==> flow/design.v (excerpt) <==
module fpu16_top(
    input         aclk,
    input  [15:0] a,
    input  [15:0] b,
    input         a_valid,
    input         b_valid,
    output [15:0] add_result,
    output        add_valid,
    output [15:0] sub_result,
    output        sub_valid,
    output [15:0] mul_result,
    output        mul_valid,
    output [7:0]  cmp_result,
    output        cmp_valid
    );
For scale: roughly 95 I/O pins, roughly 31000 µm² of cells after synthesis.
clock: 4.57 ns
lec_check: 0
abc_area: 1
cap_margin: 20
core_aspect_ratio: 0.93
core_margin: 2
core_utilization: 61
cts_cluster_size: 84
place_density_lb_addon: 0.07
setup_slack_margin: 1.36
slew_margin: 20
run.sh (not shown) runs the stock make flow with config.mk's settings and CLKGATE_MAP_FILE=.
The baseline finished but failed the layout checks on negative setup slack.
Next try:
- ABC_AREA: 1 -> default
- CORE_ASPECT_RATIO: 0.93 -> default
- CORE_UTILIZATION: 61 -> 31
- CTS_CLUSTER_SIZE: 84 -> default
- PLACE_DENSITY_LB_ADDON: 0.07 -> default
- SETUP_SLACK_MARGIN: 1.36 -> default
- clock period: 4.57 -> 7.96 ns (I/O delays scaled with it)
Outcome: Now the flow ran to the end with no violations. Count of clock-buffer cells in the layout goes up by 9. Cell count goes up by 1.1%. Power goes down by 49%. Utilization goes down by 44 points. Flip-flop count does not change. Hold slack is better by 5.3 ps. Wire length goes down by 22%.
Next try:
- CORE_UTILIZATION: 31 -> 72
- CTS_CLUSTER_SIZE: default -> 46
- PLACE_DENSITY: default -> 0.7
- clock period: 7.96 -> 7.55 ns (I/O delays scaled with it)
This time the run did not get past global routing.
Area after synthesis is unchanged.
Synthesized cell count is unchanged.
Die area fell by 56%.
Next try:
- CORE_UTILIZATION: 72 -> 58
- CTS_CLUSTER_SIZE: 46 -> default
- PLACE_DENSITY: 0.7 -> default
- clock period: 7.55 -> 6.84 ns (I/O delays scaled with it)
- The new run reached the layout checks and failed them: negative setup slack
- area after synthesis is unchanged
- synthesized cell count is unchanged
- die area rises by 24%

========
fpu16_top again, from the RTL that the note above started with.
Settings: LEC_CHECK=0, CAP_MARGIN=20, CELL_PAD_IN_SITES_GLOBAL_PLACEMENT=2, CORE_MARGIN=2, CORE_UTILIZATION=72, CTS_CLUSTER_DIAMETER=65, CTS_CLUSTER_SIZE=52, PLACE_DENSITY=0.56, SETUP_SLACK_MARGIN=1.26, SLEW_MARGIN=20; clock period 4.43 ns.
The baseline died in global placement without I/O (3_1_place_gp_skip_io) (GPL-0301).
==> next run, changes <==
CELL_PAD_IN_SITES_GLOBAL_PLACEMENT = unset   (was 2)
CORE_UTILIZATION = 61   (was 72)
CTS_CLUSTER_DIAMETER = unset   (was 65)
CTS_CLUSTER_SIZE = unset   (was 52)
PLACE_DENSITY = unset   (was 0.56)
SETUP_SLACK_MARGIN = 1.36   (was 1.26)
clock period = 5.51 ns   (was 4.43 ns; I/O delays follow)
Outcome: The changed run finished but failed the layout checks on setup timing. Synthesized cell count stays the same. Area after synthesis stays the same. Die area climbs by about a fifth.
==> next run, changes <==
CORE_UTILIZATION = 67   (was 61)
MAX_ROUTING_LAYER = met4   (was unset)
SETUP_SLACK_MARGIN = unset   (was 1.36)
clock period = 7.11 ns   (was 5.51 ns; I/O delays follow)
After rerunning:
- The new run completed, yet does not pass: setup timing
- hold slack is better by 15 ps
- die size went down by 8.8%
- clock skew goes down by 18 ps
- via count rises by about 5%
- clock power went down by about 18%
==> next run, changes <==
CORE_UTILIZATION = 40   (was 67)
MAX_ROUTING_LAYER = unset   (was met4)
clock period = 7.96 ns   (was 7.11 ns; I/O delays follow)
Now the flow completed with no timing, DRC or antenna violations.
Total power falls by 20%.
Count of clock-buffer cells in the layout falls by 9.
Combinational power falls by 25%.
Clock power falls by 17%.
Routed wire length falls by 27%.
Synthesized cell count does not change.
Cell count rises by 8.3%.
Non-clock buffer count falls by 55.
Final area falls by 1.6%.
==> next run, changes <==
CORE_UTILIZATION = 61   (was 40)
SETUP_SLACK_MARGIN = 1.56   (was unset)
clock period = 5.67 ns   (was 7.96 ns; I/O delays follow)
What happened: With this change the flow finished but failed the layout checks on setup timing. Register-to-register slack degrades by 2600 ps. Sequential share of layout area falls by 1.2 points. Design area went up by 3.7%. Global-route usage increases by 15 points. Worst hold slack gets worse by 8.8 ps.
Power is estimated from default activity; no workload was simulated.
